delta:
==> flow/design.v (excerpt) <==
module sdram_controller (
        input   clk,
        input   rst,
        output  sdram_cle,
        output  sdram_cs,
        output  sdram_cas,
        output  sdram_ras,
        output  sdram_we,
        output  sdram_dqm,
        output  [1:0]  sdram_ba,
        output  [12:0] sdram_a,
        input   [31:0] sdram_dqi,
        output  [31:0] sdram_dqo,
        input   [22:0] user_addr,    
        input   rw,                  
        input   [31:0] data_in,      
        output  [31:0] data_out,     
        output  busy,                
        input   in_valid,            
        output  out_valid            
    );
    localparam tCASL            = 13'd2;        
    localparam tPRE             = 13'd2;        
    localparam tACT             = 13'd2;        
    localparam tREF             = 13'd6;        
    localparam tRef_Counter     = 10'd750;     
    wire [22:0] addr;
    wire [12:0] Mapped_RA;
    wire [1:0]  Mapped_BA;
    wire [7:0]  Mapped_CA;
    reg        req_rw_q;
    reg [22:0] req_addr_q;
    reg [31:0] req_data_q;
    reg        start_q;
  ...
For scale: about 1,800 cells after synthesis, ~410 flip-flops, about 19,000 µm² of cells after synthesis.
make LEC_CHECK=0 CAP_MARGIN=20 CORE_MARGIN=2 CORE_UTILIZATION=60 SLEW_MARGIN=20 finish   # period 2.32 ns
run.sh (not shown) runs the stock make flow with config.mk's settings and CLKGATE_MAP_FILE=.
In delta the implementation ran to completion but is not tape-out ready, as the final checks report negative setup slack.
> inputs changed (delta -> ember)
- CORE_UTILIZATION now 40, was 60
- SETUP_SLACK_MARGIN now 1.06, previously not set
- the clock period (ns, I/O delays scaled along) now 4.17, was 2.32
ember finished every stage and its layout cleared the timing, DRC and antenna checks. Ran to the end and failed final checks on negative setup slack: delta. Relative to delta, the wire length measured on ember has increased by a few percent. Cell count, delta and ember, lower one = delta. More vias were needed by delta than by ember. Clock group share of total power in ember is 1.2 points above delta. ember reports a higher count of placed standard cells including taps than delta does. In ember the clock power turned out about 43% lower than in delta. delta → ember: worst setup slack moved up; total net switching power went down 2.0 mW.

========
sdram_controller again, from the RTL that the note above started with.
clock: 2.99 ns
lec_check: 0
abc_area: 1
cap_margin: 20
core_margin: 2
core_utilization: 18
cts_cluster_diameter: 252
cts_cluster_size: 14
gpl_timing_driven: 1
max_routing_layer: met5
place_density_lb_addon: 0.27
slew_margin: 0
The baseline completed and failed the layout checks on setup timing.
Edit:
==> flow/config.mk (replaced) <==
export PLATFORM = sky130hd
export DESIGN_NAME = sdram_controller
export DESIGN_NICKNAME = sdram_controller
export VERILOG_FILES = /design/flow/design.v
export SDC_FILE = /design/flow/constraint.sdc
export NUM_CORES = 4
export LEC_CHECK = 0
export CAP_MARGIN = 20
export CORE_MARGIN = 2
export CORE_UTILIZATION = 68
export CTS_CLUSTER_SIZE = 37
export SLEW_MARGIN = 20
==> flow/constraint.sdc (replaced) <==
create_clock -name core_clock -period 3.23 [get_ports {clk}]
set_input_delay 0.6460 -clock core_clock [delete_from_list [all_inputs] [get_ports {clk}]]
set_output_delay 0.6460 -clock core_clock [all_outputs]
set_load 0.01 [all_outputs]
Effect:
- The changed run produced a layout that fails on setup timing
- power went down by 4.8%
- setup slack is worse by 0.43 ns
- via count went down by 11%
- area after synthesis went down by 4.0%
- wire length went down by 21%
Edit:
--- a/flow/config.mk
+++ b/flow/config.mk
@@ -10,2 +10,4 @@
-export CORE_UTILIZATION = 68
-export CTS_CLUSTER_SIZE = 37
+export CORE_UTILIZATION = 40
+export CTS_CLUSTER_DIAMETER = 191
+export HOLD_SLACK_MARGIN = -0.03
+export PLACE_DENSITY_LB_ADDON = 0.08
==> flow/constraint.sdc (replaced) <==
create_clock -name core_clock -period 4.2 [get_ports {clk}]
set_input_delay 0.8400 -clock core_clock [delete_from_list [all_inputs] [get_ports {clk}]]
set_output_delay 0.8400 -clock core_clock [all_outputs]
set_load 0.01 [all_outputs]
Result:
- This time the run finished with timing, DRC and antenna clean
- worst setup slack improved by 0.96 ns
- clock-buffer cell count rose by 3
- design area decreases by a few percent
- wire length decreases by roughly a tenth
- first-iteration DRC count shrinks by well over a third
Edit:
--- a/flow/config.mk
+++ b/flow/config.mk
@@ -10,4 +10 @@
-export CORE_UTILIZATION = 40
-export CTS_CLUSTER_DIAMETER = 191
-export HOLD_SLACK_MARGIN = -0.03
-export PLACE_DENSITY_LB_ADDON = 0.08
+export CORE_UTILIZATION = 59
==> flow/constraint.sdc (replaced) <==
create_clock -name core_clock -period 2.32 [get_ports {clk}]
set_input_delay 0.4640 -clock core_clock [delete_from_list [all_inputs] [get_ports {clk}]]
set_output_delay 0.4640 -clock core_clock [all_outputs]
set_load 0.01 [all_outputs]
Effect:
- This time the run ran to the end with violations: setup timing
- critical path depth came out lower by 2
- core utilization rises by 30 points
- total power rose by well over a third
Edit:
--- a/flow/config.mk
+++ b/flow/config.mk
@@ -10 +10 @@
-export CORE_UTILIZATION = 59
+export CORE_UTILIZATION = 40
==> flow/constraint.sdc (replaced) <==
create_clock -name core_clock -period 4.2 [get_ports {clk}]
set_input_delay 0.8400 -clock core_clock [delete_from_list [all_inputs] [get_ports {clk}]]
set_output_delay 0.8400 -clock core_clock [all_outputs]
set_load 0.01 [all_outputs]
This time the run went through all stages and came out clean.
Cell count went down by 1.1%.
Final area went down by about 8%.
Via count went down by about 8%.
Clock skew stays flat.
First-iteration DRC count went down by about 16%.
Register-to-register slack improves by 1.7 ns.
Non-clock buffer count went down by 209.
Total power went down by about 45%.
Sequential share of layout area went up by 3.3 points.

========
Starting RTL as in the previous note.
==> flow/design.v (excerpt) <==
module sdram_controller (
        input   clk,
        input   rst,
        output  sdram_cle,
        output  sdram_cs,
        output  sdram_cas,
        output  sdram_ras,
        output  sdram_we,
        output  sdram_dqm,
        output  [1:0]  sdram_ba,
        output  [12:0] sdram_a,
        input   [31:0] sdram_dqi,
        output  [31:0] sdram_dqo,
        input   [22:0] user_addr,    
        input   rw,                  
        input   [31:0] data_in,      
        output  [31:0] data_out,     
        output  busy,                
        input   in_valid,            
        output  out_valid            
    );
Settings: LEC_CHECK=0, CAP_MARGIN=35, CELL_PAD_IN_SITES_GLOBAL_PLACEMENT=3, CORE_ASPECT_RATIO=1.85, CORE_MARGIN=2, CORE_UTILIZATION=71, CTS_CLUSTER_DIAMETER=364, GPL_ROUTABILITY_DRIVEN=1, GPL_TIMING_DRIVEN=0, MAX_ROUTING_LAYER=met5, PLACE_DENSITY=0.89, SETUP_SLACK_MARGIN=0.45, SLEW_MARGIN=20; clock period 4.58 ns.
The baseline did not get past 3_1_place_gp_skip_io.
Then changed:
Settings changed: CAP_MARGIN 35 to 20, CELL_PAD_IN_SITES_GLOBAL_PLACEMENT 3 to unset, CORE_ASPECT_RATIO 1.85 to unset, CORE_UTILIZATION 71 to 40, CTS_CLUSTER_DIAMETER 364 to 191, GPL_ROUTABILITY_DRIVEN 1 to unset, HOLD_SLACK_MARGIN set to -0.03, MAX_ROUTING_LAYER met5 to unset.
Clock period 4.58 ns to 4.2 ns, I/O delays scaled along.
The new run finished but failed the layout checks on negative setup slack.
Area after synthesis is unchanged.
Die area rose by well over a third.
Synthesized cell count does not change.
Then changed:
Settings changed: ABC_AREA set to 1, CORE_UTILIZATION 40 to 72, CTS_CLUSTER_SIZE set to 71, GPL_TIMING_DRIVEN 0 to unset, HOLD_SLACK_MARGIN -0.03 to unset, PLACE_DENSITY 0.89 to unset, PLACE_DENSITY_LB_ADDON set to 0.2, SETUP_SLACK_MARGIN 0.45 to 0.22.
Clock period 4.2 ns to 2.05 ns, I/O delays scaled along.
After rerunning: This time the run did not get past 5_1_grt with GRT-0116; synthesized cell count climbs by 42%; area after synthesis climbs by 4.1%; die size came out lower by 41%.
Then changed:
Settings changed: CTS_CLUSTER_DIAMETER 191 to unset, CTS_CLUSTER_SIZE 71 to unset.
Clock period 2.05 ns to 2.09 ns, I/O delays scaled along.
Effect:
- The changed run died in 4_1_cts
- synthesized cell count does not change
- die area is unchanged
- area after synthesis stays the same

========
sdram_controller again, from the RTL that the note above started with.
make LEC_CHECK=0 ABC_AREA=1 CAP_MARGIN=20 CORE_MARGIN=2 CORE_UTILIZATION=57 CTS_CLUSTER_SIZE=14 GPL_TIMING_DRIVEN=1 MAX_ROUTING_LAYER=met5 PLACE_DENSITY_LB_ADDON=0.27 SLEW_MARGIN=25 finish   # period 2.32 ns
The starting point ran to the end with violations: setup timing.
Next try:
- ABC_AREA: 1 -> not set
- CORE_UTILIZATION: 57 -> 32
- CTS_CLUSTER_SIZE: 14 -> not set
- GPL_TIMING_DRIVEN: 1 -> not set
- MAX_ROUTING_LAYER: met5 -> not set
- PLACE_DENSITY_LB_ADDON: 0.27 -> not set
- SLEW_MARGIN: 25 -> 20
- clock period: 2.32 -> 4.79 ns (I/O delays scaled with it)
The new run ran to the end with no violations.
Via count shrinks by a quarter to a third.
Setup slack improved by 1400 ps.
Sequential power shrinks by well over a third.
Routed wire length went down by a quarter to a third.
Sequential cell count stays the same.
Die size goes up by well over a third.
Non-clock buffer count drops by 320.
Final cell count drops by about a fifth.
Global-route usage goes down by 21 points.
Clock skew goes down by 9.2 ps.
Final area fell by about a fifth.
Next try:
- CELL_PAD_IN_SITES_DETAIL_PLACEMENT: not set -> 2
- CORE_UTILIZATION: 32 -> 40
- CTS_CLUSTER_SIZE: not set -> 20
- clock period: 4.79 -> 4.2 ns (I/O delays scaled with it)
The new run finished with setup timing left; die area decreases by 20%; sequential share of layout area drops by 1.5 points; via count goes up by 26%; power grows by about 26%; routed wire length rises by about 80%.
Next try:
- CELL_PAD_IN_SITES_DETAIL_PLACEMENT: 2 -> not set
- CELL_PAD_IN_SITES_GLOBAL_PLACEMENT: not set -> 3
- CTS_CLUSTER_DIAMETER: not set -> 191
- CTS_CLUSTER_SIZE: 20 -> not set
- GPL_ROUTABILITY_DRIVEN: not set -> 0
- GPL_TIMING_DRIVEN: not set -> 0
- HOLD_SLACK_MARGIN: not set -> -0.03
- MAX_ROUTING_LAYER: not set -> met4
- PLACE_DENSITY: not set -> 0.89
- SETUP_SLACK_MARGIN: not set -> 0.45
After rerunning: The changed run produced a layout that fails on setup timing. Wire length is lower by about 40%. Synthesized cell count stays the same. Core utilization is higher by 1.7 points. Non-clock buffer count rises by 27. Sequential share of layout area came out lower by 1.3 points. Critical path depth rises by 9. Area after synthesis stays the same. Cell area went up by 3.3%.
No activity file was given, so power comes from the tool's default toggle rates.
